==> flow/design.v (excerpt) <==
module sd_card_top
#(
	parameter  SPI_LOW_SPEED_DIV = 248,          
	parameter  SPI_HIGH_SPEED_DIV = 0            
)
(
	input            clk,
	input            rst,
	output           SD_nCS,                     
	output           SD_DCLK,                    
	output           SD_MOSI,                    
	input            SD_MISO,                    
	output           sd_init_done,               
	input            sd_sec_read,                
	input[31:0]      sd_sec_read_addr,           
	output[7:0]      sd_sec_read_data,           
	output           sd_sec_read_data_valid,     
	output           sd_sec_read_end,            
	input            sd_sec_write,               
	input[31:0]      sd_sec_write_addr,          
	input[7:0]       sd_sec_write_data,          
	output           sd_sec_write_data_req,      
	output           sd_sec_write_end            
);
Size in the first run: ~200 flip-flops, about 9700 um2 of cells after synthesis.
make LEC_CHECK=0 ABC_AREA=0 CAP_MARGIN=20 CORE_ASPECT_RATIO=0.78 CORE_MARGIN=5 CORE_UTILIZATION=63 CTS_CLUSTER_SIZE=25 GPL_TIMING_DRIVEN=1 MAX_ROUTING_LAYER=met4 SLEW_MARGIN=20 finish   # period 5.0 ns
run.sh (not shown) runs the stock make flow with config.mk's settings and CLKGATE_MAP_FILE=.
Then changed:
- ABC_AREA: 0 -> not set
- CORE_ASPECT_RATIO: 0.78 -> not set
- CORE_MARGIN: 5 -> 2
- CORE_UTILIZATION: 63 -> 40
- CTS_CLUSTER_SIZE: 25 -> not set
- GPL_TIMING_DRIVEN: 1 -> not set
- MAX_ROUTING_LAYER: met4 -> not set
After rerunning: Via count goes down by about 2.3%. Utilization goes down by 25 points. Fmax goes down by about 1%. Power goes up by 8.6%. Final cell count goes up by 8.8%. Global-route usage goes down by 7.9 points. Critical path depth is unchanged.
Then changed:
- CORE_UTILIZATION: 40 -> 48
- clock period: 5.0 -> 3.58 ns (I/O delays scaled with it)
What happened: The changed run completed without violations. Design area hardly moves. Area after synthesis stays the same. Non-clock buffer count came out higher by 12. Clock skew rises by 0.0048 ns. Hold slack loses 0.0032 ns. Final cell count decreases by a few percent. Synthesized cell count is unchanged. Utilization is higher by 9.8 points.
Then changed:
- CORE_UTILIZATION: 48 -> 40
The changed run produced a clean layout.
First-iteration DRC count rises slightly.
Area after synthesis does not change.
Final area grows slightly.
Maximum frequency is higher slightly.
Non-clock buffer count goes down by 3.

Starting RTL as in the previous note.
==> flow/config.mk <==
export PLATFORM = sky130hd
export DESIGN_NAME = sd_card_top
export DESIGN_NICKNAME = sd_card_top
export VERILOG_FILES = /design/flow/design.v
export SDC_FILE = /design/flow/constraint.sdc
export NUM_CORES = 4
export LEC_CHECK = 0
export ABC_AREA = 0
export CAP_MARGIN = 20
export CELL_PAD_IN_SITES_GLOBAL_PLACEMENT = 0
export CORE_ASPECT_RATIO = 1.35
export CORE_MARGIN = 2
export CORE_UTILIZATION = 69
export CTS_CLUSTER_SIZE = 14
export SETUP_SLACK_MARGIN = -0.19
export SLEW_MARGIN = 30
export TNS_END_PERCENT = 95
==> flow/constraint.sdc <==
create_clock -name core_clock -period 2.34 [get_ports {clk}]
set_input_delay 0.4680 -clock core_clock [delete_from_list [all_inputs] [get_ports {clk}]]
set_output_delay 0.4680 -clock core_clock [all_outputs]
set_load 0.01 [all_outputs]
The baseline finished but fails on setup timing.
Rerun with:
- ABC_AREA: 0 -> default
- CELL_PAD_IN_SITES_GLOBAL_PLACEMENT: 0 -> default
- CORE_ASPECT_RATIO: 1.35 -> default
- CORE_UTILIZATION: 69 -> 16
- CTS_CLUSTER_SIZE: 14 -> default
- SETUP_SLACK_MARGIN: -0.19 -> default
- SLEW_MARGIN: 30 -> 20
- TNS_END_PERCENT: 95 -> default
- clock period: 2.34 -> 5.65 ns (I/O delays scaled with it)
Now the flow went through all stages and came out clean.
Worst setup slack gets better by 2000 ps.
Non-clock buffer count is lower by 55.
Hold slack improved by 120 ps.

Setup of run A:
sd_card_top again, from the RTL that the note above started with.
==> flow/design.v (excerpt) <==
module sd_card_top
#(
	parameter  SPI_LOW_SPEED_DIV = 248,          
	parameter  SPI_HIGH_SPEED_DIV = 0            
)
(
	input            clk,
	input            rst,
	output           SD_nCS,                     
	output           SD_DCLK,                    
	output           SD_MOSI,                    
	input            SD_MISO,                    
	output           sd_init_done,               
	input            sd_sec_read,                
	input[31:0]      sd_sec_read_addr,           
	output[7:0]      sd_sec_read_data,           
	output           sd_sec_read_data_valid,     
	output           sd_sec_read_end,            
	input            sd_sec_write,               
	input[31:0]      sd_sec_write_addr,          
	input[7:0]       sd_sec_write_data,          
	output           sd_sec_write_data_req,      
	output           sd_sec_write_end            
);
  ...
make LEC_CHECK=0 ABC_AREA=0 CAP_MARGIN=20 CELL_PAD_IN_SITES_GLOBAL_PLACEMENT=0 CORE_ASPECT_RATIO=1.35 CORE_MARGIN=2 CORE_UTILIZATION=72 CTS_CLUSTER_SIZE=14 PLACE_DENSITY=0.35 SETUP_SLACK_MARGIN=-0.19 SLEW_MARGIN=30 TNS_END_PERCENT=95 finish   # period 2.21 ns
Although run A finished all stages, its layout failed final checks on setup timing.
Modified inputs, run B compared to run A
Settings: a change of CAP_MARGIN from 20 to 5; a change of PLACE_DENSITY from 0.35 to 0.64; an added HOLD_SLACK_MARGIN of 0.06; a change of TNS_END_PERCENT from 95 to 25; a change of SLEW_MARGIN from 30 to 5; a change of SETUP_SLACK_MARGIN from -0.19 to 0.48; a change of the clock period (ns, I/O delays scaled along) from 2.21 to 6.2.
### Flow results
Comparing run A and run B, the lower first-iteration DRC count was measured on run B. Run B finished end to end and its layout was clean on timing, DRC and antenna. Of the two candidates, run A has the worse register-to-register slack and run B the better one. [run B vs run A] combinational share of cell area: higher in run B. The higher number of setup violations in the final report came out of run A. In the reports for run A and run B, the larger non-filler instance count after layout belongs to run A. Overall power after layout: lower on run B. Run A leaves less setup margin than run B. The run showing the greater switching component of the power is run A.
## Diff of input files: run C against run B
Settings: SLEW_MARGIN changed from 5 to 30; SETUP_SLACK_MARGIN changed from 0.48 to -0.19; HOLD_SLACK_MARGIN removed (was 0.06); TNS_END_PERCENT changed from 25 to 95; CORE_ASPECT_RATIO changed from 1.35 to 0.95; PLACE_DENSITY removed (was 0.64); the clock period (ns, I/O delays scaled along) changed from 6.2 to 2.34.
==> comparison <==
Delta(switching component of the power, run C - run B) > 0
Run B vs run C, worst-path cell with the longest stage delay: sky130_fd_sc_hd__nor3b_4 vs sky130_fd_sc_hd__dfrtp_1
What the final checks of run C revealed, after a flow that finished every stage, was a layout that fails on setup timing.
Note that the internal power recorded for run C amounts to 2.7 times the value seen in run B.
Run C vs run B — cell area after layout rose 550 um^2.
Between run C and run B, detailed-route wire length is higher for run C, run B comes in under that.
Compared with run B, run C degrades worst slack after detailed placement.
Against run B, global-route wire length before repair in run C came out worse.
Edits applied to the flow inputs when going from run C to run D:
Settings: SLEW_MARGIN: 30 -> 20; TNS_END_PERCENT: 95 -> unset; ABC_AREA: 0 -> 1; CORE_UTILIZATION: 72 -> 70; SETUP_SLACK_MARGIN: -0.19 -> unset; CORE_ASPECT_RATIO: 0.95 -> unset; CTS_CLUSTER_DIAMETER: unset -> 201; CELL_PAD_IN_SITES_GLOBAL_PLACEMENT: 0 -> unset; the clock period (ns, I/O delays scaled along): 2.34 -> 2.4.
[summary]
Taking run C as the reference, in run D count of placed standard cells in the final layout, fillers left out picked up an extra 135, final wirelength lost 15%, total track usage lost 7.1 points, total length of routed met2 wires lost 12%. Run D closes out successfully: all stages finished, all timing, DRC and antenna checks passed. Run D ended up with reg2out as its type of the worst setup path; run C ended up with reg2reg. Relative to run C, portion of the clock cycle consumed by the worst path in the final layout has decreased by 14 points in run D.
For run E, these inputs were changed with respect to run D:
Settings: changing CAP_MARGIN from 5 to 20; changing CORE_UTILIZATION from 70 to 64; removing CTS_CLUSTER_DIAMETER (formerly 201); removing CTS_CLUSTER_SIZE (formerly 14); setting SETUP_SLACK_MARGIN to 0.83 for the first time; removing ABC_AREA (formerly 1); changing the clock period (ns, I/O delays scaled along) from 2.4 to 3.4.
Results
- Run E: PASS, flow complete, no timing, DRC or antenna violations
- On run E: final setup slack of the worst path is 0.62 ns higher than what run D gave.
- Run E vs run D: wire length down slightly
- In the reports for run D and run E, the smaller final area belongs to run D.
- Chip area line of the yosys report went down slightly going from run D to run E.
> inputs changed (run E -> run F)
Settings: an added ABC_AREA of 1; a change of CORE_UTILIZATION from 64 to 69; a change of SETUP_SLACK_MARGIN from 0.83 to 0.14; an added PLACE_DENSITY of 0.39; a change of the clock period (ns, I/O delays scaled along) from 3.4 to 1.99.
[summary]
- Sequential share of layout area: lower on run F
- Every stage of run F finished as expected; the final checks, on the other hand, flagged setup timing, which means the layout fails.
- Total power: run F above run E
- Combined area of the multi-input logic cells: run F > run E
- Relative to run E, the utilization of run F is higher by 12 points.
- Run F has total length of routed wires above what run E had.

Starting RTL as in the previous note.
export LEC_CHECK = 0
export CAP_MARGIN = 20
export CORE_MARGIN = 2
export CORE_UTILIZATION = 71
export CTS_CLUSTER_DIAMETER = 25
export CTS_CLUSTER_SIZE = 30
export SETUP_SLACK_MARGIN = 0.48
export SLEW_MARGIN = 20
create_clock -name core_clock -period 4.77 [get_ports {clk}]
==> next run, changes <==
Settings changed: CAP_MARGIN 20 to 5, CORE_UTILIZATION 71 to 70, CTS_CLUSTER_DIAMETER 25 to unset, CTS_CLUSTER_SIZE 30 to 14, SETUP_SLACK_MARGIN 0.48 to unset.
Clock period 4.77 ns to 2.22 ns, I/O delays scaled along.
Outcome:
- Now the flow finished but failed the layout checks on setup timing
- critical path depth is higher by 2
- setup slack loses 1200 ps
- sequential power is higher by 110%
- hold slack loses 170 ps
==> next run, changes <==
Settings changed: CAP_MARGIN 5 to 20, CORE_UTILIZATION 70 to 60, CTS_CLUSTER_SIZE 14 to 95.
Clock period 2.22 ns to 4.08 ns, I/O delays scaled along.
After rerunning: The new run finished with timing, DRC and antenna clean; setup slack is better by 1100 ps; routed wire length fell by 31%; via count drops by 19%; final area fell by 7.1%; global-route usage decreases by 16 points.
==> next run, changes <==
Settings changed: ABC_AREA set to 1, CORE_UTILIZATION 60 to 72, CTS_CLUSTER_SIZE 95 to unset, PLACE_DENSITY set to 0.39, SETUP_SLACK_MARGIN set to -0.04.
Clock period 4.08 ns to 2.26 ns, I/O delays scaled along.
=>
- critical path depth came out higher by 2
- design area came out higher by 2.9%
- setup slack got worse by 740 ps
- combinational power came out higher to 4.4 times its value
- die area came out lower by 15%
- hold slack improved by 17 ps
- synthesized cell count came out higher by 17%
- sequential share of layout area came out lower by 1.2 points

sd_card_top again, from the RTL that the note above started with.
// sd_card_top
module sd_card_top
#(
	parameter  SPI_LOW_SPEED_DIV = 248,          
	parameter  SPI_HIGH_SPEED_DIV = 0            
)
(
	input            clk,
	input            rst,
	output           SD_nCS,                     
	output           SD_DCLK,                    
	output           SD_MOSI,                    
	input            SD_MISO,                    
	output           sd_init_done,               
	input            sd_sec_read,                
	input[31:0]      sd_sec_read_addr,           
	output[7:0]      sd_sec_read_data,           
	output           sd_sec_read_data_valid,     
	output           sd_sec_read_end,            
	input            sd_sec_write,               
	input[31:0]      sd_sec_write_addr,          
	input[7:0]       sd_sec_write_data,          
	output           sd_sec_write_data_req,      
	output           sd_sec_write_end            
);
wire[15:0]           spi_clk_div;                
wire                 cmd_req;                    
wire                 cmd_req_ack;                
wire                 cmd_req_error;              
wire[47:0]           cmd;                        
wire[7:0]            cmd_r1;                     
wire[15:0]           cmd_data_len;               
wire                 block_read_req;             
wire                 block_read_valid;           
wire[7:0]            block_read_data;            
wire                 block_read_req_ack;         
  ...
Settings: LEC_CHECK=0, ABC_AREA=0, CAP_MARGIN=20, CORE_MARGIN=2, CORE_UTILIZATION=72, CTS_CLUSTER_DIAMETER=356, CTS_CLUSTER_SIZE=32, HOLD_SLACK_MARGIN=-0.08, PLACE_DENSITY=0.44, SETUP_SLACK_MARGIN=0.3, SLEW_MARGIN=20; clock period 2.09 ns.
The starting point ended with an error in global routing.
Rerun with:
--- a/flow/config.mk
+++ b/flow/config.mk
@@ -10,7 +10,5 @@
 export CORE_MARGIN = 2
-export CORE_UTILIZATION = 72
-export CTS_CLUSTER_DIAMETER = 356
-export CTS_CLUSTER_SIZE = 32
-export HOLD_SLACK_MARGIN = -0.08
-export PLACE_DENSITY = 0.44
+export CORE_UTILIZATION = 70
+export CTS_CLUSTER_DIAMETER = 205
+export CTS_CLUSTER_SIZE = 15
 export SETUP_SLACK_MARGIN = 0.3
==> flow/constraint.sdc (replaced) <==
create_clock -name core_clock -period 2.24 [get_ports {clk}]
set_input_delay 0.4480 -clock core_clock [delete_from_list [all_inputs] [get_ports {clk}]]
set_output_delay 0.4480 -clock core_clock [all_outputs]
set_load 0.01 [all_outputs]
Outcome: This time the run completed and failed the layout checks on setup timing; area after synthesis does not change; synthesized cell count stays the same; die size climbs by 2.8%.
Rerun with:
--- a/flow/config.mk
+++ b/flow/config.mk
@@ -7,3 +7,3 @@
 export LEC_CHECK = 0
-export ABC_AREA = 0
+export ABC_AREA = 1
 export CAP_MARGIN = 20
@@ -13,3 +13,2 @@
 export CTS_CLUSTER_SIZE = 15
-export SETUP_SLACK_MARGIN = 0.3
 export SLEW_MARGIN = 20
- Now the flow finished with timing, DRC and antenna clean
- cell area shrinks by a little under a tenth
- worst setup slack improved by 0.62 ns
- combinational power grows by well over a third
- die area grows slightly
- synthesized cell count grows by about a fifth
- via count shrinks by about a fifth
- area after synthesis grows slightly
- wire length shrinks by well over a third
Rerun with:
--- a/flow/config.mk
+++ b/flow/config.mk
@@ -7,8 +7,5 @@
 export LEC_CHECK = 0
-export ABC_AREA = 1
 export CAP_MARGIN = 20
 export CORE_MARGIN = 2
-export CORE_UTILIZATION = 70
-export CTS_CLUSTER_DIAMETER = 205
-export CTS_CLUSTER_SIZE = 15
+export CORE_UTILIZATION = 40
 export SLEW_MARGIN = 20
==> flow/constraint.sdc (replaced) <==
create_clock -name core_clock -period 3.79 [get_ports {clk}]
set_input_delay 0.7580 -clock core_clock [delete_from_list [all_inputs] [get_ports {clk}]]
set_output_delay 0.7580 -clock core_clock [all_outputs]
set_load 0.01 [all_outputs]
Outcome: Routed wire length fell by 0.46%. Sequential power fell by 45%. Cell area rose by 0.34%. Worst setup slack gets better by 0.46 ns. Non-clock buffer count fell by 12. Critical path depth rose by 6. Synthesized area fell by 1.9%. Total power fell by 39%. Global-route usage fell by 14 points.

Starting RTL as in the previous note.
make LEC_CHECK=0 ABC_AREA=0 CAP_MARGIN=20 CORE_MARGIN=2 CORE_UTILIZATION=72 CTS_CLUSTER_DIAMETER=205 CTS_CLUSTER_SIZE=15 SETUP_SLACK_MARGIN=0.45 SLEW_MARGIN=20 finish   # period 2.24 ns
The first run stopped in global routing with DPL-0038.
Change:
ABC_AREA = not set   (was 0)
CORE_UTILIZATION = 40   (was 72)
CTS_CLUSTER_DIAMETER = not set   (was 205)
CTS_CLUSTER_SIZE = not set   (was 15)
SETUP_SLACK_MARGIN = 0.38   (was 0.45)
clock period = 3.58 ns   (was 2.24 ns; I/O delays follow)
The changed run completed with no timing, DRC or antenna violations.
Synthesized area is unchanged.
Die area increases by well over a third.
Synthesized cell count is unchanged.
Change:
CAP_MARGIN = 30   (was 20)
CELL_PAD_IN_SITES_DETAIL_PLACEMENT = 1   (was not set)
SETUP_SLACK_MARGIN = not set   (was 0.38)
clock period = 3.35 ns   (was 3.58 ns; I/O delays follow)
=> Flip-flop count is unchanged. Global-route usage grows by 2.7 points. Combinational power increases by 18%. Area after synthesis does not change. Via count increases by 4.6%. Power came out higher by 4.9%. Wire length increases by 14%. Worst setup slack degrades by 0.16 ns. Count of clock-buffer cells in the layout goes up by 5. Clock skew hardly moves. Cell count went up by 1.0%.
Change:
CAP_MARGIN = 20   (was 30)
CELL_PAD_IN_SITES_DETAIL_PLACEMENT = not set   (was 1)
CORE_UTILIZATION = 70   (was 40)
SETUP_SLACK_MARGIN = -0.21   (was not set)
clock period = 2.14 ns   (was 3.35 ns; I/O delays follow)
=>
- The changed run finished but fails on setup timing
- die size went down by well over a third
- non-clock buffer count went up by 68
- sequential cell count is unchanged
- global-route usage went up by 20 points
- design area went up slightly
- synthesized area is unchanged
- total power went up by well over a third
- routed wire length went up by roughly a tenth
No activity file was given, so power comes from the tool's default toggle rates.
